Design acc_cpu, start of the top module:
module acc_cpu(
	input clk,
	input rst,
	output [7:0] imem_addr,
	input [15:0] imem_rdata,
	output reg dmem_req,
	output reg dmem_we,
	output reg [7:0] dmem_addr,
	output [7:0] dmem_wdata,
	input dmem_ack,
	input [7:0] dmem_rdata,
	input [7:0] in_data,
	input in_valid,
	output in_ready,
	output [7:0] out_data,
	output out_valid,
	input out_ready,
	output halted,
	output [7:0] acc,
	output flag_c,
	output flag_z,
	output flag_v
);
Size: roughly 85 I/O pins, roughly 7400 um2 of cells after synthesis.
clock: 8.47 ns
lec_check: 0
cap_margin: 5
core_aspect_ratio: 1.15
core_margin: 6
core_utilization: 31
cts_cluster_diameter: 365
gpl_routability_driven: 1
min_routing_layer: met2
place_density_lb_addon: 0.2
setup_slack_margin: -0.53
slew_margin: 20
tns_end_percent: 5
run.sh (not shown) runs the stock make flow with config.mk's settings and CLKGATE_MAP_FILE=.
Next try:
CAP_MARGIN = 20   (was 5)
CORE_ASPECT_RATIO = default   (was 1.15)
CORE_MARGIN = 2   (was 6)
CORE_UTILIZATION = 40   (was 31)
CTS_CLUSTER_DIAMETER = default   (was 365)
GPL_ROUTABILITY_DRIVEN = default   (was 1)
MIN_ROUTING_LAYER = default   (was met2)
PLACE_DENSITY = 0.6   (was default)
PLACE_DENSITY_LB_ADDON = default   (was 0.2)
SETUP_SLACK_MARGIN = default   (was -0.53)
TNS_END_PERCENT = default   (was 5)
clock period = 3.78 ns   (was 8.47 ns; I/O delays follow)
The changed run produced a layout that fails on negative setup slack.
Cell count decreases by 1.9%.
Clock-buffer cell count is higher by 1.
Critical path depth went up by 4.
Worst setup slack degrades by 3.3 ns.
First-iteration DRC count goes down by 57%.
Total power goes up by 130%.
Routed wire length drops by 4.3%.
Die area went down by 29%.
Non-clock buffer count went up by 58.
Synthesized area stays the same.

---

acc_cpu again, from the RTL that the note above started with.
export LEC_CHECK = 0
export ABC_AREA = 1
export CAP_MARGIN = 35
export CORE_MARGIN = 2
export CORE_UTILIZATION = 72
export CTS_CLUSTER_DIAMETER = 277
export CTS_CLUSTER_SIZE = 17
export HOLD_SLACK_MARGIN = 0.3
export PLACE_DENSITY = 0.6
export SETUP_SLACK_MARGIN = -0.11
export SLEW_MARGIN = 20
create_clock -name core_clock -period 1.76 [get_ports {clk}]
The first run stopped in clock tree synthesis (4_1_cts) with DPL-0038.
Rerun with:
Settings changed: CAP_MARGIN 35 to 20, CORE_UTILIZATION 72 to 64, CTS_CLUSTER_DIAMETER 277 to default, CTS_CLUSTER_SIZE 17 to 93, HOLD_SLACK_MARGIN 0.3 to default, SETUP_SLACK_MARGIN -0.11 to default.
Clock period 1.76 ns to 2.41 ns, I/O delays scaled along.
After rerunning: The new run finished but fails on setup timing; die area came out higher by roughly a tenth; synthesized area does not change; synthesized cell count does not change.
Rerun with:
Settings changed: CAP_MARGIN 20 to 40, CORE_ASPECT_RATIO from default to 1.4, CORE_UTILIZATION 64 to 72, CTS_CLUSTER_DIAMETER from default to 374.
Result:
- The changed run failed in clock tree synthesis (4_1_cts) on DPL-0033
- die size goes down by 11%
- area after synthesis is unchanged
- synthesized cell count does not change

---

acc_cpu again, from the RTL that the note above started with.
export LEC_CHECK = 0
export CAP_MARGIN = 5
export CELL_PAD_IN_SITES_GLOBAL_PLACEMENT = 1
export CORE_ASPECT_RATIO = 1.15
export CORE_MARGIN = 6
export CORE_UTILIZATION = 31
export CTS_CLUSTER_DIAMETER = 365
export CTS_CLUSTER_SIZE = 56
export GPL_ROUTABILITY_DRIVEN = 1
export MAX_ROUTING_LAYER = met4
export MIN_ROUTING_LAYER = met2
export PLACE_DENSITY_LB_ADDON = 0.2
export SETUP_SLACK_MARGIN = -0.53
export SLEW_MARGIN = 20
export TNS_END_PERCENT = 5
create_clock -name core_clock -period 8.47 [get_ports {clk}]
The baseline finished with DRC left.
==> next run, changes <==
CELL_PAD_IN_SITES_GLOBAL_PLACEMENT = default   (was 1)
CORE_MARGIN = 7   (was 6)
CORE_UTILIZATION = 36   (was 31)
CTS_CLUSTER_SIZE = default   (was 56)
GPL_ROUTABILITY_DRIVEN = 0   (was 1)
MAX_ROUTING_LAYER = default   (was met4)
MIN_ROUTING_LAYER = default   (was met2)
PLACE_DENSITY_LB_ADDON = 0.26   (was 0.2)
TNS_END_PERCENT = 30   (was 5)
Result: With this change the flow went through all stages and came out clean. Combinational power fell by about 5%. Non-clock buffer count does not change. Sequential share of layout area hardly moves. Worst setup slack improves by 0.11 ns. Sequential cell count is unchanged. Wire length fell by 16%. Via count fell by 28%. Critical path depth fell by 2. Clock-buffer cell count rose by 3. Die size fell by 11%.
==> next run, changes <==
CAP_MARGIN = 20   (was 5)
CORE_ASPECT_RATIO = default   (was 1.15)
CORE_MARGIN = 2   (was 7)
CORE_UTILIZATION = 68   (was 36)
CTS_CLUSTER_DIAMETER = default   (was 365)
CTS_CLUSTER_SIZE = 40   (was default)
GPL_ROUTABILITY_DRIVEN = default   (was 0)
PLACE_DENSITY_LB_ADDON = default   (was 0.26)
SETUP_SLACK_MARGIN = -0.35   (was -0.53)
TNS_END_PERCENT = default   (was 30)
clock period = 4.63 ns   (was 8.47 ns; I/O delays follow)
Outcome: Now the flow completed and failed the layout checks on setup timing. Utilization goes up by 40 points. Wire length came out higher by 5.2%. Register-to-register slack loses 2.5 ns. Final cell count went down by 7.4%. Area after synthesis does not change. Via count came out higher by 11%. Total power rose by 78%. Final area rises by 1.4%.
==> next run, changes <==
ABC_AREA = 1   (was default)
CORE_UTILIZATION = 72   (was 68)
CTS_CLUSTER_DIAMETER = 96   (was default)
CTS_CLUSTER_SIZE = default   (was 40)
PLACE_DENSITY_LB_ADDON = 0.27   (was default)
SETUP_SLACK_MARGIN = default   (was -0.35)
clock period = 4.18 ns   (was 4.63 ns; I/O delays follow)
Result: This time the run aborted during 5_1_grt. Area after synthesis fell by a few percent. Die area shrinks by a little under a tenth. Synthesized cell count climbs by about a fifth.
==> next run, changes <==
CTS_CLUSTER_DIAMETER = 99   (was 96)
CTS_CLUSTER_SIZE = 76   (was default)
PLACE_DENSITY_LB_ADDON = 0.28   (was 0.27)
clock period = 4.66 ns   (was 4.18 ns; I/O delays follow)
The new run completed and failed the layout checks on setup timing.
Area after synthesis is unchanged.
Synthesized cell count does not change.
Die size does not change.
==> next run, changes <==
CTS_CLUSTER_DIAMETER = 96   (was 99)
PLACE_DENSITY_LB_ADDON = 0.27   (was 0.28)
clock period = 4.86 ns   (was 4.66 ns; I/O delays follow)
The new run ran to the end with violations: setup timing.
Non-clock buffer count fell by 7.
Power fell by 3.9%.
Cell count decreases by 0.47%.
Register-to-register slack is worse by 0.06 ns.
Clock-buffer cell count rises by 1.
Worst hold slack got worse by 0.0044 ns.
Utilization stays flat.
Cell area stays flat.
Wire length went down by 5.4%.
Die area does not change.
Power and IR drop assume default switching activity.
